--- flow/config.mk ---
export PLATFORM = sky130hd
export DESIGN_NAME = a_filter_approx
export DESIGN_NICKNAME = a_filter_approx
export VERILOG_FILES = /design/flow/design.v
export SDC_FILE = /design/flow/constraint.sdc
export NUM_CORES = 4
export LEC_CHECK = 0
export ABC_AREA = 1
export CAP_MARGIN = 15
export CORE_MARGIN = 2
export CORE_UTILIZATION = 72
export CTS_CLUSTER_DIAMETER = 382
export CTS_CLUSTER_SIZE = 96
export SETUP_SLACK_MARGIN = 1.43
export SLEW_MARGIN = 20
export TNS_END_PERCENT = 10
--- flow/constraint.sdc ---
create_clock -name core_clock -period 6.33 [get_ports {clk}]
set_input_delay 1.2660 -clock core_clock [delete_from_list [all_inputs] [get_ports {clk}]]
set_output_delay 1.2660 -clock core_clock [all_outputs]
set_load 0.01 [all_outputs]
--- flow/design.v ---
module rad4_exact(
    input [31:0] x,
    input [10:0] y,
    output [31:0] p
    );
    wire [2:0] sign_factor;
    wire [32:0] PP_2;
    wire [32:0] PP_1;
    wire [32:0] PP_0;
    wire [2:0] tmp1;
    wire [2:0] tmp0;
    assign tmp1 = {y[10],y[10:9]}; 
    assign tmp0 = {y[1:0],1'b0};
    rad4_BE2 PP2_gen(
        .x1(tmp1),
        .y(x),
        .sign_factor(sign_factor[2]),
        .PP(PP_2)
        );
    rad4_BE2 PP1_gen(
        .x1(y[3:1]),
        .y(x),
        .sign_factor(sign_factor[1]),
        .PP(PP_1)
        );
    rad4_BE2 PP0_gen(
        .x1(tmp0),
        .y(x),
        .sign_factor(sign_factor[0]),
        .PP(PP_0)
        );
    PP_add2 Final(
        .sign_factor(sign_factor),
        .PP_2(PP_2),
        .PP_1(PP_1),
        .PP_0(PP_0),
        .p(p)
        );
endmodule
module rad4_BE2(
    input [2:0] x1,
    input [31:0] y,
    output sign_factor,
    output [32:0] PP
    );
    wire one, two, sign;
    code2 encode2_block(
        .one(one),
        .two(two),
        .sign(sign),
        .y2(x1[2]),
        .y1(x1[1]),
        .y0(x1[0])
        );
    wire [32:0] tmp1_pp; 
    assign tmp1_pp = {y[31],y};  
    wire [33:0] out1;
    assign out1[0] = sign;
    genvar i;
    generate
        for ( i = 0; i < 33; i = i+1 )
            begin : pp_rad4_first 
            product2 pp_pr(tmp1_pp[i],out1[i],one,two,sign,PP[i],out1[i+1]);
            end
    endgenerate
    assign sign_factor = sign;
endmodule
module code2(one,two,sign,y2,y1,y0);  
	input y2,y1,y0;                     
	output one,two,sign;                
	wire [1:0]k;                        
	xor x1(one,y0,y1);                  
	xor x2(k[1],y2,y1);                 
	not n1(k[0],one);                   
	and a1(two,k[0],k[1]);              
	assign sign=y2;                     
endmodule   
module product2(x1,x0,one,two,sign,p,i);
	input x1,x0,sign,one,two;
	output p,i;
	wire [1:0] k;
	xor xo1(i,x1,sign);
	and a1(k[1],i,one);
	and a0(k[0],x0,two);
	or o1(p,k[1],k[0]);
endmodule
module sgn_gen2(one,two,sign,sign_factor);
    input sign,one,two;
    output sign_factor;
    wire k;
    or o1(k,one,two);
    and a1(sign_factor,sign,k);
endmodule
module PP_add2(
    input [2:0] sign_factor,
    input [32:0] PP_2,
    input [32:0] PP_1,
    input [32:0] PP_0,
    output [31:0] p
    );
    wire [2:0] E_MSB;
    assign E_MSB[0] = ~ PP_0[32];
    assign E_MSB[1] = ~ PP_1[32];
    assign E_MSB[2] = ~ PP_2[32];
    wire [36:0] sum00_FA;
    wire [36:0] carry00_FA;
    wire [36:0] tmp001_FA;
    wire [36:0] tmp002_FA;
    wire [36:0] tmp003_FA;
    assign tmp001_FA = {E_MSB[0],{3{PP_0[32]}},PP_0};
    assign tmp002_FA = {E_MSB[1],PP_1[32],PP_1,sign_factor[2],sign_factor[0]};
    assign tmp003_FA = {PP_2[26:0],{7{sign_factor[2]}},sign_factor[2],{2{sign_factor[2]}}};
    genvar i001;
    generate
        for (i001 = 0; i001 < 37; i001 = i001 + 1)
            begin : pp_FAd200
            FAd2 pp_FAd2(tmp001_FA[i001],tmp002_FA[i001], tmp003_FA[i001], carry00_FA[i001],sum00_FA[i001]);
            end
    endgenerate
    wire [4:0] sum00_HA;
    wire [4:0] carry00_HA;
    wire [4:0] tmp001_HA;
    wire [4:0] tmp002_HA;
    assign tmp001_HA = {5{1'b1}};
    assign tmp002_HA = {PP_2[31:27]};
    genvar i002;
    generate
        for (i002 = 0; i002 < 5; i002 = i002 + 1)
            begin : pp_HAd200
            HAd2 pp_HAd2(tmp001_HA[i002],tmp002_HA[i002],carry00_HA[i002],sum00_HA[i002]);
            end
    endgenerate
    wire [41:0] tmp_sum;
    wire [41:0] tmp_add1;
    wire [41:0] tmp_add2;
    assign tmp_add1 = {sum00_HA[5:0],sum00_FA};
    assign tmp_add2 = {carry00_HA[4:0],carry00_FA,sign_factor[2]}; 
    assign tmp_sum = tmp_add1 + tmp_add2;
    assign p = tmp_sum[41:10];
endmodule
module FAd2(a,b,c,cy,sm);
	input a,b,c;
	output cy,sm;
	wire x,y,z;
	xor x1(x,a,b);
	xor x2(sm,x,c);
	and a1(y,a,b);
	and a2(z,x,c);
	or o1(cy,y,z);
endmodule 
module HAd2(a,b,cy,sm);
	input a,b;
	output cy,sm;
	xor x1(sm,a,b);
	and a1(cy,a,b);
endmodule 
module rad4_odd(
    input [31:0] x,
    input [10:0] y,
    output [31:0] p
    );
    wire [2:0] sign_factor;
    wire [32:0] PP_2;
    wire [32:0] PP_1;
    wire [32:0] PP_0;
    wire [2:0] tmp;
    assign tmp = {y[6:5],1'b0};
    rad4_BE PP2_gen(
        .x1(y[10:8]),
        .y(x),
        .sign_factor(sign_factor[2]),
        .PP(PP_2)
        );
    rad4_BE PP1_gen(
        .x1(y[4:2]),
        .y(x),
        .sign_factor(sign_factor[1]),
        .PP(PP_1)
        );
    rad4_BE PP0_gen(
        .x1(y[2:0]),
        .y(x),
        .sign_factor(sign_factor[0]),
        .PP(PP_0)
        );
    PP_add Final(
        .sign_factor(sign_factor),
        .PP_2(PP_2),
        .PP_1(PP_1),
        .PP_0(PP_0),
        .p(p)
        );
endmodule
module rad4_BE(
    input [2:0] x1,
    input [31:0] y,
    output sign_factor,
    output [32:0] PP
    );
    wire one, two, sign;
    code encode_block(
        .one(one),
        .two(two),
        .sign(sign),
        .y2(x1[2]),
        .y1(x1[1]),
        .y0(x1[0])
        );
    wire [32:0] tmp1_pp; 
    assign tmp1_pp = {y[31],y};  
    wire [33:0] out1;
    assign out1[0] = sign;
    genvar i;
    generate
        for ( i = 0; i < 33; i = i+1 )
            begin : pp_rad4_first 
            product pp_pr(tmp1_pp[i],out1[i],one,two,sign,PP[i],out1[i+1]);
            end
    endgenerate
    sgn_gen sign_gen(one,two,sign,sign_factor);
endmodule
module code(one,two,sign,y2,y1,y0);  
	input y2,y1,y0;                     
	output one,two,sign;                
	wire [1:0]k;                        
	xor x1(one,y0,y1);                  
	xor x2(k[1],y2,y1);                 
	not n1(k[0],one);                   
	and a1(two,k[0],k[1]);              
	assign sign=y2;                     
endmodule   
module product(x1,x0,one,two,sign,p,i);
	input x1,x0,sign,one,two;
	output p,i;
	wire [1:0] k;
	xor xo1(i,x1,sign);
	and a1(k[1],i,one);
	and a0(k[0],x0,two);
	or o1(p,k[1],k[0]);
endmodule
module sgn_gen(one,two,sign,sign_factor);
    input sign,one,two;
    output sign_factor;
    wire k;
    or o1(k,one,two);
    and a1(sign_factor,sign,k);
endmodule
module PP_add(
    input [2:0] sign_factor,
    input [32:0] PP_2,
    input [32:0] PP_1,
    input [32:0] PP_0,
    output [31:0] p
    );
    wire [2:0] E_MSB;
    assign E_MSB[0] = ~ PP_0[32];
    assign E_MSB[1] = ~ PP_1[32];
    assign E_MSB[2] = ~ PP_2[32];
    wire [36:0] sum00_FA;
    wire [36:0] carry00_FA;
    wire [36:0] tmp001_FA;
    wire [36:0] tmp002_FA;
    wire [36:0] tmp003_FA;
    assign tmp001_FA = {E_MSB[0],{3{PP_0[32]}},PP_0};
    assign tmp002_FA = {E_MSB[1],PP_1[32],PP_1,sign_factor[2],sign_factor[0]};
    assign tmp003_FA = {PP_2[28:0],{5{sign_factor[2]}},sign_factor[2],{2{sign_factor[2]}}};
    genvar i001;
    generate
        for (i001 = 0; i001 < 37; i001 = i001 + 1)
            begin : pp_fad00
            FAd pp_fad(tmp001_FA[i001],tmp002_FA[i001], tmp003_FA[i001], carry00_FA[i001],sum00_FA[i001]);
            end
    endgenerate
    wire [4:0] sum00_HA;
    wire [4:0] carry00_HA;
    wire [4:0] tmp001_HA;
    wire [4:0] tmp002_HA;
    assign tmp001_HA = {5{1'b1}};
    assign tmp002_HA = {PP_2[32],PP_2[32:29]};
    genvar i002;
    generate
        for (i002 = 0; i002 < 5; i002 = i002 + 1)
            begin : pp_had00
            HAd pp_had(tmp001_HA[i002],tmp002_HA[i002],carry00_HA[i002],sum00_HA[i002]);
            end
    endgenerate
    wire [41:0] tmp_sum;
    wire [41:0] tmp_add1;
    wire [41:0] tmp_add2;
    assign tmp_add1 = {sum00_HA[4:0],sum00_FA,1'b0};  
    assign tmp_add2 = {carry00_HA[3:0],carry00_FA,1'b0,1'b0};  
    assign tmp_sum = tmp_add1 + tmp_add2;
    assign p = tmp_sum[41:10];
endmodule
module FAd(a,b,c,cy,sm);
	input a,b,c;
	output cy,sm;
	wire x,y,z;
	xor x1(x,a,b);
	xor x2(sm,x,c);
	and a1(y,a,b);
	and a2(z,x,c);
	or o1(cy,y,z);
endmodule 
module HAd(a,b,cy,sm);
	input a,b;
	output cy,sm;
	xor x1(sm,a,b);
	and a1(cy,a,b);
endmodule 
module rad4_odd_trunc(
    input [31:0] x,
    input [10:0] y,
    output [31:0] p
    );
    wire [2:0] sign_factor;
    wire [32:0] PP_2;
    wire [32:0] PP_1;
    wire [32:0] PP_0;
    wire [2:0] tmp;
    assign tmp = {y[6:5],1'b0};
    rad4_BE5 PP2_gen(
        .x1(y[10:8]),
        .y(x),
        .sign_factor(sign_factor[2]),
        .PP(PP_2)
        );
    rad4_BE5 PP1_gen(
        .x1(y[8:6]),
        .y(x),
        .sign_factor(sign_factor[1]),
        .PP(PP_1)
        );
    rad4_BE5 PP0_gen(
        .x1(tmp),
        .y(x),
        .sign_factor(sign_factor[0]),
        .PP(PP_0)
        );
    PP_add5 Final(
        .sign_factor(sign_factor),
        .PP_2(PP_2),
        .PP_1(PP_1),
        .PP_0(PP_0),
        .p(p)
        );
endmodule
module rad4_BE5(
    input [2:0] x1,
    input [31:0] y,
    output sign_factor,
    output [32:0] PP
    );
    wire one, two, sign;
    code5 encode5_block(
        .one(one),
        .two(two),
        .sign(sign),
        .y2(x1[2]),
        .y1(x1[1]),
        .y0(x1[0])
        );
    wire [32:0] tmp1_pp; 
    assign tmp1_pp = {y[31],y};  
    wire [33:0] out1;
    assign out1[0] = sign;
    genvar i;
    generate
        for ( i = 0; i < 33; i = i+1 )
            begin : pp_rad4_first 
            product5 pp_pr(tmp1_pp[i],out1[i],one,two,sign,PP[i],out1[i+1]);
            end
    endgenerate
    sgn_gen5 sign_gen(one,two,sign,sign_factor);
endmodule
module code5(one,two,sign,y2,y1,y0);  
	input y2,y1,y0;                     
	output one,two,sign;                
	wire [1:0]k;                        
	xor x1(one,y0,y1);                  
	xor x2(k[1],y2,y1);                 
	not n1(k[0],one);                   
	and a1(two,k[0],k[1]);              
	assign sign=y2;                     
endmodule   
module product5(x1,x0,one,two,sign,p,i);
	input x1,x0,sign,one,two;
	output p,i;
	wire [1:0] k;
	xor xo1(i,x1,sign);
	and a1(k[1],i,one);
	and a0(k[0],x0,two);
	or o1(p,k[1],k[0]);
endmodule
module sgn_gen5(one,two,sign,sign_factor);
    input sign,one,two;
    output sign_factor;
    wire k;
    or o1(k,one,two);
    and a1(sign_factor,sign,k);
endmodule
module PP_add5(
    input [2:0] sign_factor,
    input [32:0] PP_2,
    input [32:0] PP_1,
    input [32:0] PP_0,
    output [31:0] p
    );
    wire [34:0] sum00_FA;
    wire [34:0] carry00_FA;
    wire [34:0] tmp001_FA;
    wire [34:0] tmp002_FA;
    wire [34:0] tmp003_FA;
    assign tmp001_FA = {{5{PP_0[32]}},PP_0[32:4],PP_0[2]};
    assign tmp002_FA = {{3{PP_1[32]}},PP_1[32:2],PP_1[0]};
    assign tmp003_FA = {PP_2[32],PP_2,sign_factor[1]};
    genvar i001;
    generate
        for (i001 = 0; i001 < 35; i001 = i001 + 1)
            begin : pp_FAd500
            FAd5 pp_FAd5(tmp001_FA[i001],tmp002_FA[i001], tmp003_FA[i001], carry00_FA[i001],sum00_FA[i001]);
            end
    endgenerate
    wire sum00_HA;
    wire carry00_HA;
    HAd5 pp_HAd500(PP_0[3],PP_1[1],carry00_HA,sum00_HA);
    wire sum10_FA;
    wire carry10_FA;
    FAd5 pp_FAd510(sum00_FA[1],carry00_HA,sign_factor[2],carry10_FA,sum10_FA);
    wire [32:0] sum10_HA;
    wire [32:0] carry10_HA;
    wire [32:0] tmp011_HA;
    wire [32:0] tmp012_HA;
    assign tmp011_HA = {sum00_FA[34:2]};
    assign tmp012_HA = {carry00_FA[33:1]};
    genvar i002;
    generate
        for (i002 = 0; i002 < 33; i002 = i002 + 1)
            begin : pp_HAd510
            HAd5 pp_FAd5(tmp011_HA[i002],tmp012_HA[i002], carry10_HA[i002],sum10_HA[i002]);
            end
    endgenerate
    wire [42:0] tmp_sum;
    wire [42:0] tmp_add1;
    wire [42:0] tmp_add2;
    assign tmp_add1 = {sum10_HA,sum10_FA,sum00_HA,sum00_FA[0],PP_0[1:0],5'b0};
    assign tmp_add2 = {carry10_HA[31:0],carry10_FA,1'b0,carry00_FA[0],2'b0,sign_factor[0],5'b0}; 
    assign tmp_sum = tmp_add1 + tmp_add2;
    assign p = {tmp_sum[41:10]};
endmodule
module FAd5(a,b,c,cy,sm);
	input a,b,c;
	output cy,sm;
	wire x,y,z;
	xor x1(x,a,b);
	xor x2(sm,x,c);
	and a1(y,a,b);
	and a2(z,x,c);
	or o1(cy,y,z);
endmodule 
module HAd5(a,b,cy,sm);
	input a,b;
	output cy,sm;
	xor x1(sm,a,b);
	and a1(cy,a,b);
endmodule 
module rad4_odd_trunc1(
    input [31:0] x,
    input [10:0] y,
    output [31:0] p
    );
    wire [2:0] sign_factor;
    wire [32:0] PP_2;
    wire [32:0] PP_1;
    wire [32:0] PP_0;
    wire [2:0] tmp;
    assign tmp = {y[6:5],1'b0};
    rad4_BE4 PP2_gen(
        .x1(y[10:8]),
        .y(x),
        .sign_factor(sign_factor[2]),
        .PP(PP_2)
        );
    rad4_BE4 PP1_gen(
        .x1(y[8:6]),
        .y(x),
        .sign_factor(sign_factor[1]),
        .PP(PP_1)
        );
    rad4_BE4 PP0_gen(
        .x1(tmp),
        .y(x),
        .sign_factor(sign_factor[0]),
        .PP(PP_0)
        );
    PP_add4 Final(
        .sign_factor(sign_factor),
        .PP_2(PP_2),
        .PP_1(PP_1),
        .PP_0(PP_0),
        .p(p)
        );
endmodule
module rad4_BE4(
    input [2:0] x1,
    input [31:0] y,
    output sign_factor,
    output [32:0] PP
    );
    wire one, two, sign;
    code4 encode4_block(
        .one(one),
        .two(two),
        .sign(sign),
        .y2(x1[2]),
        .y1(x1[1]),
        .y0(x1[0])
        );
    wire [32:0] tmp1_pp; 
    assign tmp1_pp = {y[31],y};  
    wire [33:0] out1;
    assign out1[0] = sign;
    genvar i;
    generate
        for ( i = 0; i < 33; i = i+1 )
            begin : pp_rad4_first 
            product4 pp_pr(tmp1_pp[i],out1[i],one,two,sign,PP[i],out1[i+1]);
            end
    endgenerate
    sgn_gen4 sign_gen(one,two,sign,sign_factor);
endmodule
module code4(one,two,sign,y2,y1,y0);  
	input y2,y1,y0;                     
	output one,two,sign;                
	wire [1:0]k;                        
	xor x1(one,y0,y1);                  
	xor x2(k[1],y2,y1);                 
	not n1(k[0],one);                   
	and a1(two,k[0],k[1]);              
	assign sign=y2;                     
endmodule   
module product4(x1,x0,one,two,sign,p,i);
	input x1,x0,sign,one,two;
	output p,i;
	wire [1:0] k;
	xor xo1(i,x1,sign);
	and a1(k[1],i,one);
	and a0(k[0],x0,two);
	or o1(p,k[1],k[0]);
endmodule
module sgn_gen4(one,two,sign,sign_factor);
    input sign,one,two;
    output sign_factor;
    wire k;
    or o1(k,one,two);
    and a1(sign_factor,sign,k);
endmodule
module PP_add4(
    input [2:0] sign_factor,
    input [32:0] PP_2,
    input [32:0] PP_1,
    input [32:0] PP_0,
    output [31:0] p
    );
    wire [34:0] sum00_FA;
    wire [34:0] carry00_FA;
    wire [34:0] tmp001_FA;
    wire [34:0] tmp002_FA;
    wire [34:0] tmp003_FA;
    assign tmp001_FA = {{5{PP_0[32]}},PP_0[32:4],PP_0[2]};
    assign tmp002_FA = {{3{PP_1[32]}},PP_1[32:2],PP_1[0]};
    assign tmp003_FA = {PP_2[32],PP_2,sign_factor[1]};
    genvar i001;
    generate
        for (i001 = 0; i001 < 35; i001 = i001 + 1)
            begin : pp_FAd400
            FAd4 pp_FAd4(tmp001_FA[i001],tmp002_FA[i001], tmp003_FA[i001], carry00_FA[i001],sum00_FA[i001]);
            end
    endgenerate
    wire sum00_HA;
    wire carry00_HA;
    HAd4 pp_HAd400(PP_0[3],PP_1[1],carry00_HA,sum00_HA);
    wire sum10_FA;
    wire carry10_FA;
    FAd4 pp_FAd410(sum00_FA[1],carry00_HA,sign_factor[2],carry10_FA,sum10_FA);
    wire [32:0] sum10_HA;
    wire [32:0] carry10_HA;
    wire [32:0] tmp011_HA;
    wire [32:0] tmp012_HA;
    assign tmp011_HA = {sum00_FA[34:2]};
    assign tmp012_HA = {carry00_FA[33:1]};
    genvar i002;
    generate
        for (i002 = 0; i002 < 33; i002 = i002 + 1)
            begin : pp_HAd410
            HAd4 pp_FAd4(tmp011_HA[i002],tmp012_HA[i002], carry10_HA[i002],sum10_HA[i002]);
            end
    endgenerate
    wire [42:0] tmp_sum;
    wire [42:0] tmp_add1;
    wire [42:0] tmp_add2;
    assign tmp_add1 = {sum10_HA,sum10_FA,sum00_HA,sum00_FA[0],PP_0[1:0],5'b0};
    assign tmp_add2 = {carry10_HA[31:0],carry10_FA,1'b0,carry00_FA[0],2'b0,sign_factor[0],5'b0}; 
    assign tmp_sum = tmp_add1 + tmp_add2;
    assign p = {tmp_sum[41:10]};
endmodule
module FAd4(a,b,c,cy,sm);
	input a,b,c;
	output cy,sm;
	wire x,y,z;
	xor x1(x,a,b);
	xor x2(sm,x,c);
	and a1(y,a,b);
	and a2(z,x,c);
	or o1(cy,y,z);
endmodule 
module HAd4(a,b,cy,sm);
	input a,b;
	output cy,sm;
	xor x1(sm,a,b);
	and a1(cy,a,b);
endmodule 
module fos_exact_v1(
    input [31:0] x_in,
    input [10:0] a1,
    input clk,
    input reset,
    output [31:0] y_out);
    wire signed [31:0] Data_feedforward;
    wire signed [31:0] Data_feedback;
    wire signed [31:0] sum0;
    reg signed  [31:0] Samples_in1; 
    reg signed  [31:0] Samples_in2; 
    reg signed  [31:0] Samples_out; 
    assign Data_feedforward = {Samples_in2}; 
    assign y_out = Samples_in1 - Data_feedforward - Data_feedback; 
    rad4_odd_trunc mult(Samples_out,a1,Data_feedback);
   always @ (posedge clk) 
   if(reset == 1) begin
         Samples_in1 <= 0; 
         Samples_in2 <= 0; 
         Samples_out <= 0; 
      end 
   else begin 
      Samples_in1 <= x_in; 
      Samples_in2 <= Samples_in1; 
      Samples_out <= y_out; 
   end 
endmodule
module fos_exact_v2(
    input [31:0] x_in,
    input [10:0] a1,
    input clk,
    input reset,
    output [31:0] y_out);
    wire signed [31:0] Data_feedforward;
    wire signed [31:0] Data_feedback;
    wire signed [31:0] sum0;
    reg signed  [31:0] Samples_in1; 
    reg signed  [31:0] Samples_in2; 
    reg signed  [31:0] Samples_out; 
    assign Data_feedforward = {Samples_in2}; 
    assign y_out = Samples_in1 - Data_feedforward - Data_feedback; 
    rad4_exact mult(Samples_out,a1,Data_feedback);
   always @ (posedge clk) 
   if(reset == 1) begin
         Samples_in1 <= 0; 
         Samples_in2 <= 0; 
         Samples_out <= 0; 
      end 
   else begin 
      Samples_in1 <= x_in; 
      Samples_in2 <= Samples_in1; 
      Samples_out <= y_out; 
   end 
endmodule
module fos_exact_v3(
    input [31:0] x_in,
    input [10:0] a1,
    input [10:0] b1,
    input clk,
    input reset,
    output [31:0] y_out);
    wire signed [31:0] Data_feedforward;
    wire signed [31:0] Data_feedback;
    wire signed [31:0] sum0;
    reg signed  [31:0] Samples_in1; 
    reg signed  [31:0] Samples_in2; 
    reg signed  [31:0] Samples_out; 
    assign y_out = Samples_in1 + Data_feedforward - Data_feedback; 
    rad4_odd_trunc1 mult(Samples_out,a1,Data_feedback);
    rad4_odd_trunc1 mult1(Samples_in2,b1,Data_feedforward);                     
   always @ (posedge clk) 
   if(reset == 1) begin
         Samples_in1 <= 0; 
         Samples_in2 <= 0; 
         Samples_out <= 0; 
      end 
   else begin 
      Samples_in1 <= x_in; 
      Samples_in2 <= Samples_in1; 
      Samples_out <= y_out; 
   end 
endmodule
module fos_exact_v4(
    input [31:0] x_in,
    input [10:0] a1,
    input clk,
    input reset,
    output [31:0] y_out);
    wire signed [31:0] Data_feedforward;
    wire signed [31:0] Data_feedback;
    wire signed [31:0] sum0;
    reg signed  [31:0] Samples_in1; 
    reg signed  [31:0] Samples_in2; 
    reg signed  [31:0] Samples_out; 
    assign y_out = Samples_in1 - Data_feedback; 
    rad4_odd mult(Samples_out,a1,Data_feedback);
   always @ (posedge clk) 
   if(reset == 1) begin
         Samples_in1 <= 0; 
         Samples_in2 <= 0; 
         Samples_out <= 0; 
      end 
   else begin 
      Samples_in1 <= x_in; 
      Samples_in2 <= Samples_in1; 
      Samples_out <= y_out; 
   end 
endmodule
`timescale 1ns / 10ps
module a_filter_approx(
    input [31:0] x_in,
    input clk,
    input [5:0] reset,
    output [31:0] y_out);
    wire [10:0] a1_1;
    wire [10:0] a1_2;
    wire [10:0] a1_3;
    wire [10:0] a1_4;
    wire [10:0] b1;
    assign a1_1 = -11'sd192;
    assign a1_2 = -11'sd1021;
    assign a1_3 = -11'sd928;
    assign a1_4 = -11'sd1010;
    assign b1 = 11'sd307;
    wire [31:0] y_1;
    wire [31:0] y_2;
    wire [31:0] y_3;
    wire [31:0] y_4;
    wire [31:0] y_5;
    fos_exact_v4 first_stage(x_in,a1_4,clk,reset[0],y_1);
    fos_exact_v3 second_stage(y_1,a1_3,b1,clk,reset[1],y_2);
    fos_exact_v2 third_stage(y_2,a1_2,clk,reset[2],y_3);
    fos_exact_v2 fourth_stage(y_3,a1_2,clk,reset[3],y_4);
    fos_exact_v1 fifth_stage(y_4,a1_1,clk,reset[4],y_5);
    fos_exact_v1 sixth_stage(y_5,a1_1,clk,reset[5],y_out);
endmodule
--- flow/run.sh ---
#!/bin/bash
# the make line also repeats each setting of config.mk as NAME=value (left out here)
make -C /OpenROAD-flow-scripts/flow DESIGN_CONFIG=/design/flow/config.mk WORK_HOME=/design/flow/orfs CLKGATE_MAP_FILE= finish
==> GITHUB_STEP_SUMMARY, run 1 <==
### Flow metrics

| Metric | Value |
|---|---|
| Status | stopped before the end |
| Failed at | global routing (5_1_grt) |
| Bufs on Longest Clock Path | 3 |
| DIE AREA | 72400 um^2 |
| Sinks on the clock net | 544 |
| Seq share, synth | 0.2153 |
| Ys async rst share | 0 |
| Dominant cell area share | 0.2153 |
| Syn Inst Count | 6994 |
| Cell Area, Synth | 50590 um^2 |
| Clock root cell | clkbuf_16 |
| Die Y-Extent | 269.1 um |
| Biggest area cells | dfxtp_1, ha_1, fa_1, inv_1, nor2_1 |
| Die X | 269.1 um |
| Cts bufs inserted | 9 |
| Syn Nets | 7970 |
| Flip-flops with a built-in enable | 0 |
| Syn avg cell area | 7.233 um^2 |
| Area fraction in compound gates | 0.1226 |
| Row cnt | 97 |
| Synth cell count leaders | inv_1, nor2_1, nand2_1, ha_1, dfxtp_1 |
| Main synth FF type | dfxtp_1 |
| Adder Share, Synth | 0.2743 |
| Port bufs | 70 |
| Netlist cell types | 60 |
| Simple share | 0.2039 |
| #FFs+latches synth | 544 |
| Post-synth top area cell | dfxtp_1 |
| Yosys stat chip area | 50590 um^2 |
| GP Congestion | 1.045 |
| HPWL Detailed | 126400 um |
| XOR Share, Synth | 0.06614 |
| Area fraction in mux cells | 0 |
| Largest logic family | adder cells |
| CORE AREA | 69790 um^2 |
| Htree depth | 1 |
| # Cells Yosys | 6994 |
| IO Count | 71 |
| Most frequent cell after synthesis | inv_1 |
| Synth Warn # | 5 |
| FP Core Util | 0.7249 |
[through the flow]
stage / setup WS (ns) / std cells / util / instance area, um^2
2_1_floorplan: 1.266 / 6994 / - / 51610
3_3_place_gp: 0.2023 / 7948 / 0.7631 / 53250
3_5_place_dp: 0.08461 / 7948 / 0.7631 / 53250
4_1_cts: -0.09864 / 8021 / 0.8133 / 56760
[timing repair]
item	in CTS
setup endpoints to repair	182
hold buffers	0
setup buffers	63
pin swaps	197
gates resized	773
==> run 2, diff against run 1 <==
Settings changed: ABC_AREA 1 to unset, CAP_MARGIN 15 to 20, CORE_UTILIZATION 72 to 63, CTS_CLUSTER_DIAMETER 382 to unset, CTS_CLUSTER_SIZE 96 to unset, SETUP_SLACK_MARGIN 1.43 to unset, TNS_END_PERCENT 10 to unset.
Clock period 6.33 ns to 5.28 ns, I/O delays scaled along.
==> GITHUB_STEP_SUMMARY, run 2 <==
## PnR job results

| Metric | Value |
|---|---|
| Syn Nets | 6024 (-24%) |
| Max cap viols | 0 |
| Simple share | 0.1274 (-0.07653) |
| Worst path depth | 25 |
| Worst reg2reg path startpoint | fourth_stage.Samples_out[8] |
| Hold worst-path end | second_stage.Samples_in2[24] |
| Hold path startpoint | second_stage.Samples_in1[24] |
| FP Core Util | 0.6369 (-0.08802) |
| DIE AREA | 71580 um^2 (-1.1%) |
| IO Count | 71 (unchanged) |
| R2r worst-path depth | 29 |
| First-pass detailed-route iteration total | 8 |
| Worst path slowest cell | fa_1 |
| Clock Pin Slew Worst Setup and Hold Paths | 0.06 ns |
| Grt total ovfl | 0 |
| RSZ-0062 raised after global routing | yes |
| Crit Path Category | reg2out |
| CTS tree | built |
| OpenROAD warnings | 48 |
| HPWL Detailed | 86750 um (-31%) |
| Crit path to | y_out[29] |
| CORE AREA | 68710 um^2 (-1.5%) |
| Nets | 7208 |
| Worst-Margin Slew | 1.084 ns |
| Syn avg cell area | 8.668 um^2 (+20%) |
| Die X | 267.5 um (-0.57%) |
| Area fraction in mux cells | 0.001201 (+0.001201) |
| Synth cell count leaders | inv_1, ha_1, nor2_1, dfxtp_1, a21oi_1 |
| Hold path cells | 2 |
| Syn Inst Count | 5048 (-28%) |
| # placed instances | 6898 (-13%) |
| Finish-stage setup viols | 215 |
| Wirelength, routed | 150900 um |
| Dominant cell area share | 0.2489 (+0.03360) |
| Layout Skew | 0.02743 ns |
| # DRC | 0 |
| CP delay by family, top | AND-OR/OR-AND gates |
| Biggest area cells | dfxtp_1, ha_1, fa_1, inv_1, nor2_1 |
| Post-route minimum period | 7.303 ns |
| Adder Share, Synth | 0.3172 (+0.04282) |
| Fin cells | 7211 |
| Post-synth top area cell | dfxtp_1 |
| Seq share, synth | 0.2489 (+0.03360) |
| Setup TNS | -154.41 ns |
| Cts bufs inserted | 59 (+50) |
| Most frequent cell after synthesis | inv_1 |
| XOR Share, Synth | 0.07391 (+0.007778) |
| Antenna violations before repair | 4 |
| Htree depth | 2 (+1) |
| Crit end category | output port |
| Crit-path max FO | 3 |
| Fillers | 3009 |
| CP Launch Type | register |
| Port bufs | 70 (unchanged) |
| R2r endpoint | fourth_stage.Samples_out[31] |
| SO Viols | setup timing |
| Clock root cell | clkbuf_16 |
| Main synth FF type | dfxtp_1 |
| Synth-to-Final Area Change | 40.92% |
| Post-DRT Antenna Nets | 0 |
| HP Class | reg2reg |
| # Cells Yosys | 5048 (-28%) |
| First-pass GRT wire length | 198800 um |
| WL per Instance | 20.93 um |
| Largest logic family | adder cells |
| Fin. Hold Viols | 0 |
| Ys async rst share | 0 (unchanged) |
| Critical Path RT | 4.22 ns |
| Most used cell, CP | ha_1 |
| Worst-Skew Late Latency | 0.65 ns |
| Final Worst Setup Slack | -2.023 ns |
| Cycle use final | 1.383 |
| Synth Warn # | 5 (unchanged) |
| CP arrival | 6.25 ns |
| Bufs and invs on worst path | 5 |
| Vias in the first global route | 40780 |
| Flip-flops with a built-in enable | 0 (unchanged) |
| Area fraction in compound gates | 0.1444 (+0.02179) |
| First DRT Iteration DRCs | 3473 |
| Status | failed layout checks |
| #FFs+latches synth | 544 (unchanged) |
| Final Max Tran Viols | 0 |
| FMAX | 0.1369 GHz |
| Bufs on Longest Clock Path | 3 (unchanged) |
| Sinks on the clock net | 544 (unchanged) |
| Total track usage | 0.3431 |
| Slowest stage delay, CP | 0.53 ns |
| CP startpoint | sixth_stage.Samples_out[12] |
| Slack of the worst reg-to-reg path | -1.66 ns |
| Slew Limit Headroom | 0.2774 |
| Row cnt | 96 (-1.0%) |
| Yosys stat chip area | 43760 um^2 (-14%) |
| Final Util | 0.8975 |
| Largest net degree at the start of global routing | 97 |
| GP Congestion | 0.9193 (-12%) |
| Vias | 42180 |
| Cell Area, Synth | 43760 um^2 (-14%) |
| Post-DR vias/cell | 5.850 |
| Netlist cell types | 77 (+28%) |
| Die Y-Extent | 267.5 um (-0.57%) |
## run 2: layer usage
metal | routed length [um] | vias up | global-route usage
li1 | - | 18850 | -
met1 | 54130 | 20200 | 0.3950
met2 | 74260 | 2186 | 0.6382
met3 | 10820 | 944 | 0.04156
met4 | 11700 | 6 | 0.1462
met5 | 39 | - | 0
## run 2: final cells by class
| type | instances | area (um^2) | area share |
|---|---|---|---|
| multi-input cells | 3489 | 34480 | 0.5591 |
| well taps | 931 | 1165 | 0.01889 |
| inverters | 944 | 3563 | 0.05779 |
| diodes | 1 | 2.502 | 0.00004058 |
| clock inverters | 31 | 414.1 | 0.006716 |
| repair buffers | 1194 | 9409 | 0.1526 |
| clock buffers | 77 | 1635 | 0.02652 |
| flip-flops and latches | 544 | 11000 | 0.1783 |
## run 2: what timing repair did
item                       in CTS  in global routing
resized                       642                498
hold buffers                    0                  0
gates cloned                    0                  0
setup buffers                 154                111
setup endpoints to repair     218                246
pin swaps                     422                399
## run 2: stage by stage
| step | hold WS (ns) | setup slack (ns) | cell area, um^2 |
|---|---|---|---|
| after global routing | 0.4859 | -2.163 | 61660 |
| after floorplan | 0.4197 | -0.5290 | 44910 |
| after global placement | 0.4453 | -1.495 | 53370 |
| after CTS | 0.4673 | -1.718 | 58800 |
| after detailed placement | 0.4543 | -1.600 | 53370 |
| final | 0.4549 | -2.023 | 61670 |
==> run 3, diff against run 2 <==
Settings changed: CORE_UTILIZATION 63 to 72, CTS_CLUSTER_SIZE set to 71, PLACE_DENSITY_LB_ADDON set to 0.0, SETUP_SLACK_MARGIN set to 2.1.
Clock period 5.28 ns to 7.29 ns, I/O delays scaled along.
==> GITHUB_STEP_SUMMARY, run 3 <==
## PnR job results

| Metric | Value |
|---|---|
| Status | failed layout checks |
| SO Viols | setup timing |
| Syn Nets | 6024 (unchanged) |
| Clock Pin Slew Worst Setup and Hold Paths | 0.07 ns (about the same) |
| Layout Skew | 0.01599 ns (-0.01144 ns) |
| Row cnt | 90 (-6.3%) |
| # Cells Yosys | 5048 (unchanged) |
| Yosys stat chip area | 43760 um^2 (unchanged) |
| # placed instances | 5840 (-15%) |
| Worst reg2reg path startpoint | second_stage.Samples_out[5] |
| Fin. Hold Viols | 0 (unchanged) |
| Wirelength, routed | 119000 um (-21%) |
| Slew Limit Headroom | 0.2796 (+0.002155) |
| Final Worst Setup Slack | -0.4154 ns (+1.608 ns) |
| Worst-Skew Late Latency | 0.64 ns (about the same) |
| DIE AREA | 62760 um^2 (-12%) |
| Worst-Margin Slew | 1.081 ns (-0.003234 ns) |
| Area fraction in mux cells | 0.001201 (unchanged) |
| Antenna violations before repair | 2 (-2) |
| Max cap viols | 0 (unchanged) |
| First-pass GRT wire length | 174800 um (-12%) |
| Sinks on the clock net | 544 (unchanged) |
| Cell Area, Synth | 43760 um^2 (unchanged) |
| Dominant cell area share | 0.2489 (unchanged) |
| Die Y-Extent | 250.5 um (-6.4%) |
| First-pass detailed-route iteration total | 9 (+1) |
| Largest logic family | adder cells |
| CP Launch Type | register |
| Nets | 6287 (-13%) |
| Total track usage | 0.3385 (-0.004590) |
| CP startpoint | sixth_stage.Samples_out[1] |
| Crit path to | y_out[29] |
| Synth-to-Final Area Change | 21.43% |
| Adder Share, Synth | 0.3172 (unchanged) |
| Netlist cell types | 77 (unchanged) |
| # DRC | 0 (unchanged) |
| Cycle use final | 1.057 (-0.3262) |
| Crit-path max FO | 4 (+1) |
| Biggest area cells | dfxtp_1, ha_1, fa_1, inv_1, nor2_1 |
| #FFs+latches synth | 544 (unchanged) |
| Vias in the first global route | 36370 (-11%) |
| Ys async rst share | 0 (unchanged) |
| Finish-stage setup viols | 12 (-94%) |
| Worst path slowest cell | fa_1 |
| FMAX | 0.1298 GHz |
| Hold worst-path end | fifth_stage.Samples_in2[22] |
| Vias | 36820 (-13%) |
| Post-route minimum period | 7.705 ns |
| XOR Share, Synth | 0.07391 (unchanged) |
| Inserted Diodes | 0 (-1) |
| CTS tree | built |
| Crit Path Category | reg2out |
| R2r worst-path depth | 28 (-3.4%) |
| Hold path startpoint | fifth_stage.Samples_in1[22] |
| CORE AREA | 60250 um^2 (-12%) |
| Die X | 250.5 um (-6.4%) |
| Grt total ovfl | 0 (unchanged) |
| Syn avg cell area | 8.668 um^2 (unchanged) |
| Post-DR vias/cell | 6.001 (+2.6%) |
| Bufs on Longest Clock Path | 3 (unchanged) |
| OpenROAD warnings | 46 (-4.2%) |
| Simple share | 0.1274 (unchanged) |
| RSZ-0062 raised after global routing | yes |
| Port bufs | 70 (unchanged) |
| Slack of the worst reg-to-reg path | 0.61 ns (+2.27 ns) |
| Flip-flops with a built-in enable | 0 (unchanged) |
| Synth cell count leaders | inv_1, ha_1, nor2_1, dfxtp_1, a21oi_1 |
| WL per Instance | 19.39 um (-7.4%) |
| Syn Inst Count | 5048 (unchanged) |
| Synth Warn # | 5 (unchanged) |
| R2r endpoint | third_stage.Samples_in1[31] |
| First DRT Iteration DRCs | 2781 (-20%) |
| Area fraction in compound gates | 0.1444 (unchanged) |
| HP Class | reg2reg |
| Seq share, synth | 0.2489 (unchanged) |
| Post-DP Area | 46560 um^2 (-13%) |
| IO Count | 71 (unchanged) |
| Hold path cells | 2 (unchanged) |
| Htree depth | 2 (unchanged) |
| Main synth FF type | dfxtp_1 |
| Final Max Tran Viols | 0 (unchanged) |
| Final Cell Area | 53130 um^2 (-14%) |
| CP arrival | 6.25 ns (about the same) |
| # hold bufs at CTS | 0 (unchanged) |
| Critical Path RT | 5.83 ns (+1.61 ns) |
| CP delay by family, top | AND-OR/OR-AND gates |
| Most frequent cell after synthesis | inv_1 |
| Largest net degree at the start of global routing | 97 (unchanged) |
| Cts bufs inserted | 58 (-1.7%) |
| Post-DRT Antenna Nets | 0 (unchanged) |
| Post-synth top area cell | dfxtp_1 |
| Bufs and invs on worst path | 6 (+1) |
| Slowest stage delay, CP | 0.45 ns (-0.08 ns) |
| GP Congestion | 0.9206 (+0.14%) |
| HPWL Detailed | 76100 um (-12%) |
| Fin cells | 6136 (-15%) |
| Crit end category | output port |
| Clock root cell | clkbuf_16 |
| Worst path depth | 25 (unchanged) |
| FP Core Util | 0.7263 (+0.08944) |
## run 3: area by class of cell
cell class,count,area (um^2)
clock buffer,71,1644
clock inverter,32,330.3
fill,2889,7111
inverter,944,3561
multi-input combinational,3489,33340
sequential,544,11040
tap,782,978.4
timing repair buffer,274,2248
## run 3: per-layer routing
metal / GRT usage / share of wire / vias to the layer above
met5: 0 / 0.00019 / -
met1: 0.4048 / 0.38 / 17700
met4: 0.1388 / 0.060 / 4
li1: - / - / 17000
met2: 0.6162 / 0.50 / 1556
met3: 0.04032 / 0.058 / 561
## run 3: through the flow
| stage | setup slack (ns) | util | hold slack (ns) | setup TNS [ns] |
|---|---|---|---|---|
| 2_1_floorplan | 1.034 | - | 0.4197 | 0 |
| 3_3_place_gp | 0.06731 | 0.7728 | 0.4451 | 0 |
| 3_5_place_dp | 0.02137 | 0.7728 | 0.4557 | 0 |
| 4_1_cts | -0.03646 | 0.8423 | 0.4507 | -0.03646 |
| 5_1_grt | -0.5160 | 0.8820 | 0.4792 | -4.256 |
| 6_report | -0.4154 | 0.8820 | 0.4537 | -2.901 |
## run 3: what timing repair did
item	CTS	global route
cloned	0	0
pin swaps	264	286
buffers inserted	104	89
hold endpoints to repair	0	0
setup endpoints to repair	236	255
resized	427	377
==> run 4, diff against run 3 <==
Settings changed: CAP_MARGIN 20 to 15, CTS_CLUSTER_SIZE 71 to 98, PLACE_DENSITY_LB_ADDON 0.0 to unset, SETUP_SLACK_MARGIN 2.1 to -0.29, TNS_END_PERCENT set to 10.
Clock period 7.29 ns to 5.65 ns, I/O delays scaled along.
==> GITHUB_STEP_SUMMARY, run 4 <==
## PnR job results

| Metric | Value |
|---|---|
| Status | failed layout checks |
| SO Viols | setup timing |
| Biggest area cells | dfxtp_1, ha_1, fa_1, inv_1, nor2_1 |
| Dominant cell area share | 0.2489 (unchanged) |
| CP Launch Type | register |
| Bufs and invs on worst path | 5 (-1) |
| Vias | 43220 (+17%) |
| CTS tree | built |
| CP delay by family, top | AND-OR/OR-AND gates |
| OpenROAD warnings | 48 (+4.3%) |
| Finish-stage setup viols | 190 (+178) |
| Worst-Skew Late Latency | 0.69 ns (+0.05 ns) |
| Crit path to | y_out[29] |
| Most frequent cell after synthesis | inv_1 |
| Final Max Tran Viols | 0 (unchanged) |
| Crit Path Category | reg2out |
| WHS | 0.4566 ns (+0.002897 ns) |
| Slew Limit Headroom | 0.2222 (-0.05740) |
| WL per Instance | 23.25 um (+20%) |
| R2r endpoint | fourth_stage.Samples_out[30] |
| Post-DRT Antenna Nets | 0 (unchanged) |
| Yosys stat chip area | 43760 um^2 (unchanged) |
| Final Cell Area | 56140 um^2 (+5.7%) |
| Syn Inst Count | 5048 (unchanged) |
| Slowest stage delay, CP | 0.50 ns (+0.05 ns) |
| Syn avg cell area | 8.668 um^2 (unchanged) |
| Adder Share, Synth | 0.3172 (unchanged) |
| Multi-input gate area | 31550 um^2 (-5.3%) |
| Die X | 250.5 um (unchanged) |
| CP arrival | 6.93 ns (+0.68 ns) |
| Wirelength, routed | 157800 um (+33%) |
| Netlist cell types | 77 (unchanged) |
| Clock root cell | clkbuf_16 |
| Cell Area, Synth | 43760 um^2 (unchanged) |
| Fin cells | 6788 (+11%) |
| DIE AREA | 62760 um^2 (unchanged) |
| Total track usage | 0.4016 (+0.06308) |
| GP Congestion | 0.9513 (+3.3%) |
| Critical Path RT | 4.52 ns (-1.31 ns) |
| Flip-flops with a built-in enable | 0 (unchanged) |
| Crit-path max FO | 3 (-1) |
| # placed instances | 6617 (+13%) |
| Ys async rst share | 0 (unchanged) |
| Largest net degree at the start of global routing | 97 (unchanged) |
| Flop area | 10930 um^2 (-0.92%) |
| Worst path slowest cell | a21oi_2 |
| Final Util | 0.9319 (+0.04995) |
| XOR Share, Synth | 0.07391 (unchanged) |
| # Cells Yosys | 5048 (unchanged) |
| Worst reg2reg path startpoint | fourth_stage.Samples_out[2] |
| Seq share, synth | 0.2489 (unchanged) |
| Post-route minimum period | 8.064 ns |
| Slack of the worst reg-to-reg path | -1.24 ns (-1.85 ns) |
| Final Worst Setup Slack | -2.414 ns (-1.998 ns) |
| #FFs+latches synth | 544 (unchanged) |
| Cts bufs inserted | 57 (-1.7%) |
| Crit end category | output port |
| Largest logic family | adder cells |
| R2r worst-path depth | 30 (+7.1%) |
| Antenna violations before repair | 14 (+12) |
| First-pass GRT wire length | 204900 um (+17%) |
| First DRT Iteration DRCs | 4857 (+75%) |
| Post-DR vias/cell | 6.368 (+6.1%) |
| Post-synth top area cell | dfxtp_1 |
| Hold path cells | 2 (unchanged) |
| Vias in the first global route | 42130 (+16%) |
| FMAX | 0.1240 GHz |
| Cycle use final | 1.427 (+0.3702) |
| Main synth FF type | dfxtp_1 |
| Bufs on Longest Clock Path | 3 (unchanged) |
| CP startpoint | sixth_stage.Samples_out[14] |
| Row cnt | 90 (unchanged) |
| Fin. Hold Viols | 0 (unchanged) |
| First-pass detailed-route iteration total | 13 (+4) |
| Synth-to-Final Area Change | 28.30% |
| FP Core Util | 0.7263 (unchanged) |
| Hold path startpoint | second_stage.Samples_in1[26] |
| Max cap viols | 0 (unchanged) |
| Area fraction in compound gates | 0.1444 (unchanged) |
| Setup TNS | -120.96 ns (-118.06 ns) |
| Pre-CTS setup slack | -1.374 ns (-1.396 ns) |
| Hold worst-path end | second_stage.Samples_in2[26] |
| HP Class | reg2reg |
| Port bufs | 70 (unchanged) |
| Syn Nets | 6024 (unchanged) |
| Clock Pin Slew Worst Setup and Hold Paths | 0.07 ns (about the same) |
| Most used cell, CP | a21oi_2 |
| HPWL Detailed | 86640 um (+14%) |
| Simple share | 0.1274 (unchanged) |
| Worst path depth | 26 (+4.0%) |
| Nets | 6932 (+10%) |
| Synth cell count leaders | inv_1, ha_1, nor2_1, dfxtp_1, a21oi_1 |
| Area fraction in mux cells | 0.001201 (unchanged) |
| Worst-Margin Slew | 1.167 ns (+0.08610 ns) |
| Grt total ovfl | 0 (unchanged) |
| Fillers | 2061 (-29%) |
| Layout Skew | 0.03661 ns (+0.02062 ns) |
| RSZ-0062 raised after global routing | yes |
| Sinks on the clock net | 544 (unchanged) |
| # DRC | 0 (unchanged) |
| Htree depth | 2 (unchanged) |
| Post-DP Area | 51480 um^2 (+11%) |
| Synth Warn # | 5 (unchanged) |
| Die Y-Extent | 250.5 um (unchanged) |
| CORE AREA | 60250 um^2 (unchanged) |
| IO Count | 71 (unchanged) |
-- run 4: cell type report --
cell class / count / area share
Antenna cell: 4 / 0.0001783
Clock buffer: 68 / 0.02721
Clock inverter: 37 / 0.01010
Inverter: 944 / 0.06325
Multi-Input combinational cell: 3489 / 0.5620
Sequential cell: 544 / 0.1948
Tap cell: 782 / 0.01743
Timing Repair Buffer: 920 / 0.1251
-- run 4: what timing repair did --
action | CTS | global route
hold buffers | 0 | 0
gates resized | 263 | 294
setup endpoints to repair | 114 | 176
pin swaps | 127 | 165
setup buffers | 35 | 34
hold endpoints to repair | 0 | 0
-- run 4: metal layers --
metal  vias to the layer above  global-route usage  wire (um)
met1                     20090              0.4365      51780
li1                      18340                   -          -
met3                      1504             0.05414      16690
met4                        18              0.2643      16320
met2                      3274              0.7310      72640
met5                         -                   0        387
==> run 5, diff against run 4 <==
Settings changed: ABC_AREA set to 1, CAP_MARGIN 15 to 20, CTS_CLUSTER_DIAMETER set to 91, CTS_CLUSTER_SIZE 98 to unset, PLACE_DENSITY_LB_ADDON set to 0.06, SETUP_SLACK_MARGIN -0.29 to unset, TNS_END_PERCENT 10 to unset.
Clock period 5.65 ns to 6.29 ns, I/O delays scaled along.
==> GITHUB_STEP_SUMMARY, run 5 <==
### Flow metrics

| Metric | Value |
|---|---|
| Status | stopped before the end |
| Failed at | global routing (5_1_grt) |
| Err | [ERROR GRT-0232] Routing congestion too high. Check the congestion heatmap in the GUI. |
| IO Count | 71 (unchanged) |
| Cell Area, Synth | 50590 um^2 (+16%) |
| Synth Warn # | 5 (unchanged) |
| Syn avg cell area | 7.233 um^2 (-17%) |
| GP Congestion | 1.091 (+15%) |
| Netlist cell types | 60 (-22%) |
| Syn Nets | 7970 (+32%) |
| Flip-flops with a built-in enable | 0 (unchanged) |
| Largest logic family | adder cells |
| Biggest area cells | dfxtp_1, ha_1, fa_1, inv_1, nor2_1 |
| FP Core Util | 0.7249 (-0.001422) |
| Syn Inst Count | 6994 (+39%) |
| Grt total ovfl | 57 |
| Row cnt | 97 (+7.8%) |
| Htree depth | 2 (unchanged) |
| Post-DP Area | 53000 um^2 (+3.0%) |
| Cts bufs inserted | 59 (+3.5%) |
| # placed instances | 8051 (+22%) |
| Area fraction in mux cells | 0 (-0.001201) |
| XOR Share, Synth | 0.06614 (-0.007778) |
| HPWL Detailed | 127700 um (+47%) |
| #FFs+latches synth | 544 (unchanged) |
| Synth cell count leaders | inv_1, nor2_1, nand2_1, ha_1, dfxtp_1 |
| Clock root cell | clkbuf_16 |
| Die X | 269.1 um (+7.4%) |
| Adder Share, Synth | 0.2743 (-0.04282) |
| # hold bufs at CTS | 0 (unchanged) |
| Seq share, synth | 0.2153 (-0.03360) |
| DIE AREA | 72400 um^2 (+15%) |
| Die Y-Extent | 269.1 um (+7.4%) |
| Most frequent cell after synthesis | inv_1 |
| Simple share | 0.2039 (+0.07653) |
| Bufs on Longest Clock Path | 3 (unchanged) |
| Main synth FF type | dfxtp_1 |
| Area fraction in compound gates | 0.1226 (-0.02179) |
| # Cells Yosys | 6994 (+39%) |
| Sinks on the clock net | 544 (unchanged) |
| CORE AREA | 69790 um^2 (+16%) |
| Total track usage | 0.6328 |
| Yosys stat chip area | 50590 um^2 (+16%) |
| Ys async rst share | 0 (unchanged) |
| Post-synth top area cell | dfxtp_1 |
| Port bufs | 70 (unchanged) |
| Dominant cell area share | 0.2153 (-0.03360) |
[run 5: timing repair]
action | in CTS
gates resized | 325
pin swaps | 109
setup buffers | 37
gates cloned | 0
setup endpoints to repair | 28
[run 5: metal layers]
metal  GRT overflow  track usage
met1              3       0.6848
met2             23       0.8103
met3              6       0.4616
met4             23       0.4659
met5              2       0.3291
[run 5: stage by stage]
step,setup slack [ns],hold WS (ns),util,setup TNS (ns)
after CTS,-0.06686,0.4195,0.8167,-0.2421
after detailed placement,-0.2611,0.4260,0.7595,-1.233
after global placement,-0.2075,0.4216,0.7595,-0.6402
after floorplan,0.8647,0.4136,-,0
==> run 6, diff against run 5 <==
Settings changed: ABC_AREA 1 to unset, CORE_UTILIZATION 72 to 40, CTS_CLUSTER_DIAMETER 91 to 69, CTS_CLUSTER_SIZE set to 76, PLACE_DENSITY_LB_ADDON 0.06 to unset, SLEW_MARGIN 20 to 15.
Clock period 6.29 ns to 10.0 ns, I/O delays scaled along.
==> GITHUB_STEP_SUMMARY, run 6 <==
## PnR job results

| Metric | Value |
|---|---|
| Setup Buffers After CTS | 0 (-100%) |
| Syn Nets | 6024 (-24%) |
| # DRC | 0 |
| OpenROAD warnings | 43 |
| # hold bufs at CTS | 0 (unchanged) |
| Slack of the worst reg-to-reg path | 2.41 ns |
| Post-DR vias/cell | 4.906 |
| Largest logic family | adder cells |
| Most used cell, CP | a21oi_1 |
| Clock Pin Slew Worst Setup and Hold Paths | 0.09 ns |
| Die Y-Extent | 334.8 um (+24%) |
| Layout Skew | 0.04778 ns |
| Final Max Tran Viols | 0 |
| Biggest area cells | dfxtp_1, ha_1, fa_1, inv_1, nor2_1 |
| Synth cell count leaders | inv_1, ha_1, nor2_1, dfxtp_1, a21oi_1 |
| Grt total ovfl | 0 |
| Largest net degree at the start of global routing | 97 |
| R2r endpoint | third_stage.Samples_in1[29] |
| Sinks on the clock net | 544 (unchanged) |
| FP Core Util | 0.4026 (-0.3224) |
| FMAX | 0.1075 GHz |
| Ys async rst share | 0 (unchanged) |
| Multi-input gate area | 29060 um^2 |
| Hold path cells | 2 |
| Nets | 6069 |
| CP Launch Type | register |
| Port bufs | 70 (unchanged) |
| Synth Warn # | 5 (unchanged) |
| Wirelength, routed | 90530 um |
| Area fraction in compound gates | 0.1444 (+0.02179) |
| GP Congestion | 0.8795 (-19%) |
| Cell Area, Synth | 43760 um^2 (-14%) |
| Cycle use final | 0.9301 |
| Bufs on Longest Clock Path | 3 (unchanged) |
| WL per Instance | 13.85 um |
| Post-synth top area cell | dfxtp_1 |
| Max cap viols | 0 |
| Flop area | 10890 um^2 |
| First-pass detailed-route iteration total | 5 |
| Total track usage | 0.1653 |
| First-pass GRT wire length | 155200 um |
| Flip-flops with a built-in enable | 0 (unchanged) |
| Slew Limit Headroom | 0.2888 |
| HPWL Detailed | 74650 um (-42%) |
| Fillers | 10860 |
| Adder Share, Synth | 0.3172 (+0.04282) |
| Main synth FF type | dfxtp_1 |
| Syn Inst Count | 5048 (-28%) |
| Bufs and invs on worst path | 3 |
| RSZ-0062 raised after global routing | no |
| Area fraction in mux cells | 0.001201 (+0.001201) |
| Crit path to | y_out[31] |
| CTS tree | built |
| Crit Path Category | reg2out |
| Seq share, synth | 0.2489 (+0.03360) |
| Row cnt | 121 (+25%) |
| Vias in the first global route | 32540 |
| Worst-Skew Late Latency | 0.65 ns |
| Crit end category | output port |
| Synth-to-Final Area Change | 8.412% |
| Antenna violations before repair | 0 |
| Slowest stage delay, CP | 0.58 ns |
| First DRT Iteration DRCs | 1426 |
| CP delay by family, top | AND-OR/OR-AND gates |
| XOR Share, Synth | 0.07391 (+0.007778) |
| Fin. Hold Viols | 0 |
| DIE AREA | 112100 um^2 (+55%) |
| Cts bufs inserted | 41 (-31%) |
| Die X | 334.8 um (+24%) |
| Htree depth | 2 (unchanged) |
| Worst path depth | 25 |
| Simple share | 0.1274 (-0.07653) |
| IO Count | 71 (unchanged) |
| Hold worst-path end | third_stage.Samples_in2[5] |
| R2r worst-path depth | 30 |
| Dominant cell area share | 0.2489 (+0.03360) |
| CP startpoint | sixth_stage.Samples_out[5] |
| Worst path slowest cell | a311oi_1 |
| Hold path startpoint | third_stage.Samples_in1[5] |
| Most frequent cell after synthesis | inv_1 |
| Syn avg cell area | 8.668 um^2 (+20%) |
| Vias | 32070 |
| # Cells Yosys | 5048 (-28%) |
| Post-route minimum period | 9.301 ns |
| Clock root cell | clkbuf_16 |
| Final Cell Area | 47440 um^2 |
| Finish-stage setup viols | 0 |
| Fin cells | 6537 |
| Setup TNS | 0 ns |
| Post-DP Area | 45970 um^2 (-13%) |
| Worst reg2reg path startpoint | second_stage.Samples_out[3] |
| CORE AREA | 108700 um^2 (+56%) |
| Crit-path max FO | 6 |
| Yosys stat chip area | 43760 um^2 (-14%) |
| Post-DRT Antenna Nets | 0 |
| Status | timing/DRC/antenna clean |
| Final Util | 0.4364 |
| Worst-Margin Slew | 1.067 ns |
| HP Class | reg2reg |
| Critical Path RT | 8.00 ns |
| Netlist cell types | 77 (+28%) |
| #FFs+latches synth | 544 (unchanged) |
| # placed instances | 6464 (-20%) |
| PostCTS Resize Cnt | 0 (-100%) |
| CP arrival | 7.30 ns |
| Inserted Diodes | 0 |
-- run 6: metal layers --
metal,wire length [um],vias up,share of wire,track usage
li1,-,16590,-,-
met1,43040,15010,0.48,0.2134
met2,43040,359,0.48,0.2941
met3,2317,120,0.026,0.01613
met4,2134,0,0.024,0.04274
met5,0,-,0,0
-- run 6: area by class of cell --
cell class,count,area share
Sequential cell,544,0.2296
Clock inverter,31,0.009126
Timing Repair Buffer,73,0.01488
Clock buffer,42,0.02192
Tap cell,1414,0.03729
Inverter,944,0.07469
Multi-Input combinational cell,3489,0.6125
-- run 6: through the flow --
step,hold WS (ns),setup WS (ns)
2_1_floorplan,0.4197,2.712
5_1_grt,0.4822,0.3483
6_report,0.4564,0.6988
3_5_place_dp,0.4525,1.441
4_1_cts,0.4619,0.7506
3_3_place_gp,0.4466,1.501
==> run 7, diff against run 6 <==
Settings changed: CORE_UTILIZATION 40 to 65, CTS_CLUSTER_DIAMETER 69 to unset, CTS_CLUSTER_SIZE 76 to unset, SLEW_MARGIN 15 to 20.
Clock period 10.0 ns to 8.18 ns, I/O delays scaled along.
==> GITHUB_STEP_SUMMARY, run 7 <==
## PnR job results

| Metric | Value |
|---|---|
| Status | timing/DRC/antenna clean |
| Grt total ovfl | 0 (unchanged) |
| XOR Share, Synth | 0.07391 (unchanged) |
| Biggest area cells | dfxtp_1, ha_1, fa_1, inv_1, nor2_1 |
| Synth cell count leaders | inv_1, ha_1, nor2_1, dfxtp_1, a21oi_1 |
| Largest net degree at the start of global routing | 97 (unchanged) |
| WHS | 0.4550 ns (-0.001387 ns) |
| Netlist cell types | 77 (unchanged) |
| WL per Instance | 14.98 um (+8.2%) |
| Flop area | 10890 um^2 (unchanged) |
| Hold path startpoint | fifth_stage.Samples_in1[24] |
| # Cells Yosys | 5048 (unchanged) |
| Post-DR vias/cell | 5.384 (+9.7%) |
| Post-DRT Antenna Nets | 0 (unchanged) |
| Final Worst Setup Slack | 0.1014 ns (-0.5973 ns) |
| Inserted Diodes | 0 (unchanged) |
| CP arrival | 6.44 ns (-0.86 ns) |
| Flip-flops with a built-in enable | 0 (unchanged) |
| Syn Inst Count | 5048 (unchanged) |
| Worst path depth | 24 (-4.0%) |
| #FFs+latches synth | 544 (unchanged) |
| R2r endpoint | third_stage.Samples_in1[31] |
| Simple share | 0.1274 (unchanged) |
| GP Congestion | 0.8973 (+2.0%) |
| Finish-stage setup viols | 0 (unchanged) |
| Final Cell Area | 47770 um^2 (+0.71%) |
| Vias | 32600 (+1.6%) |
| Ys async rst share | 0 (unchanged) |
| Syn avg cell area | 8.668 um^2 (unchanged) |
| Pre-CTS setup slack | 0.3555 ns (-1.085 ns) |
| Wirelength, routed | 90730 um (+0.22%) |
| Die Y-Extent | 263.5 um (-21%) |
| Max cap viols | 0 (unchanged) |
| Cycle use final | 0.9876 (+0.05748) |
| FP Core Util | 0.6539 (+0.2513) |
| Htree depth | 2 (unchanged) |
| Nets | 6107 (+0.63%) |
| # placed instances | 5933 (-8.2%) |
| IO Count | 71 (unchanged) |
| CP Cell Sequence | inv_1 -> ha_1 -> ha_1 -> ha_4 -> o211a_1 -> o21a_1 -> o32ai_4 -> o311a_1 -> o21ai_1 -> a311o_1 -> a221o_1 -> buf_4 -> nand3_1 -> a31oi_1 -> xnor2_1 -> fa_1 -> inv_1 -> ha_1 -> or3_1 -> a211o_1 -> o211ai_1 -> a21oi_1 -> xnor3_1 -> dlygate4sd2_1 |
| OpenROAD warnings | 47 (+9.3%) |
| # DRC | 0 (unchanged) |
| Main synth FF type | dfxtp_1 |
| Port bufs | 70 (unchanged) |
| Worst-Skew Late Latency | 0.65 ns (about the same) |
| Critical Path RT | 6.54 ns (-1.46 ns) |
| Bufs and invs on worst path | 4 (+1) |
| HPWL Detailed | 73530 um (-1.5%) |
| Fillers | 5393 (-50%) |
| Worst path slowest cell | fa_1 |
| Sinks on the clock net | 544 (unchanged) |
| Cell Area, Synth | 43760 um^2 (unchanged) |
| Post-synth top area cell | dfxtp_1 |
| Post-route minimum period | 8.079 ns |
| Cts bufs inserted | 61 (+49%) |
| Yosys stat chip area | 43760 um^2 (unchanged) |
| FMAX | 0.1238 GHz |
| R2r worst-path depth | 30 (unchanged) |
| Post-DP Area | 45360 um^2 (-1.3%) |
| CP delay by family, top | AND-OR/OR-AND gates |
| Worst-Margin Slew | 1.049 ns (-0.01790 ns) |
| Slew Limit Headroom | 0.3008 (+0.01194) |
| Largest logic family | adder cells |
| Crit path to | y_out[31] |
| Syn Nets | 6024 (unchanged) |
| Dominant cell area share | 0.2489 (unchanged) |
| Most used cell, CP | ha_1 |
| First-pass GRT wire length | 154300 um (-0.56%) |
| Area fraction in mux cells | 0.001201 (unchanged) |
| Most frequent cell after synthesis | inv_1 |
| Bufs on Longest Clock Path | 3 (unchanged) |
| Clock root cell | clkbuf_16 |
| CORE AREA | 66920 um^2 (-38%) |
| DIE AREA | 69410 um^2 (-38%) |
| Fin. Hold Viols | 0 (unchanged) |
| Seq share, synth | 0.2489 (unchanged) |
| Row cnt | 95 (-21%) |
| Hold path cells | 2 (unchanged) |
| Slowest stage delay, CP | 0.54 ns (-0.04 ns) |
| Die X | 263.5 um (-21%) |
| RSZ-0062 raised after global routing | yes |
| Slack of the worst reg-to-reg path | 0.86 ns (-1.55 ns) |
| First-pass detailed-route iteration total | 5 (unchanged) |
| Synth-to-Final Area Change | 9.179% |
| Layout Skew | 0.03033 ns (-0.01744 ns) |
| Fin cells | 6055 (-7.4%) |
| Worst reg2reg path startpoint | second_stage.Samples_out[3] |
| Crit Path Category | reg2out |
| CP startpoint | sixth_stage.Samples_out[4] |
| Crit end category | output port |
| First DRT Iteration DRCs | 1616 (+13%) |
| Clock Pin Slew Worst Setup and Hold Paths | 0.06 ns (-0.03 ns) |
| Synth Warn # | 5 (unchanged) |
| CP Launch Type | register |
| Adder Share, Synth | 0.3172 (unchanged) |
| Vias in the first global route | 32300 (-0.73%) |
| Final Max Tran Viols | 0 (unchanged) |
| Area fraction in compound gates | 0.1444 (unchanged) |
| Antenna violations before repair | 2 (+2) |
| HP Class | reg2reg |
| Total track usage | 0.2674 (+0.1021) |
| CTS tree | built |
| Hold worst-path end | fifth_stage.Samples_in2[24] |
| Multi-input gate area | 29290 um^2 (+0.80%) |
| Crit-path max FO | 5 (-1) |
==> run 7: layer usage <==
layer / GRT usage / part of all wire / vias up
met4: 0.06965 / 0.026 / 2
met3: 0.03096 / 0.032 / 148
met5: 0 / 0.00014 / -
li1: - / - / 16670
met2: 0.4792 / 0.49 / 464
met1: 0.3413 / 0.45 / 15310
==> run 7: metrics by stage <==
step | setup TNS, ns | util
2_1_floorplan | 0 | -
3_3_place_gp | 0 | 0.6778
3_5_place_dp | 0 | 0.6778
4_1_cts | -0.01643 | 0.7104
5_1_grt | -0.1969 | 0.7139
6_report | 0 | 0.7139
==> run 7: area by class of cell <==
class,count,share of cell area
repair buffers,91,0.01812
well taps,873,0.02286
multi-input cells,3489,0.6131
flip-flops and latches,544,0.2280
clock buffers,76,0.03502
clock inverters,38,0.008800
inverters,944,0.07417
==> run 7: repair_timing <==
item,CTS,global route
setup buffers,3,4
setup endpoints to repair,10,15
cloned,0,0
hold buffers,0,0
pin swaps,5,9
gates resized,16,40
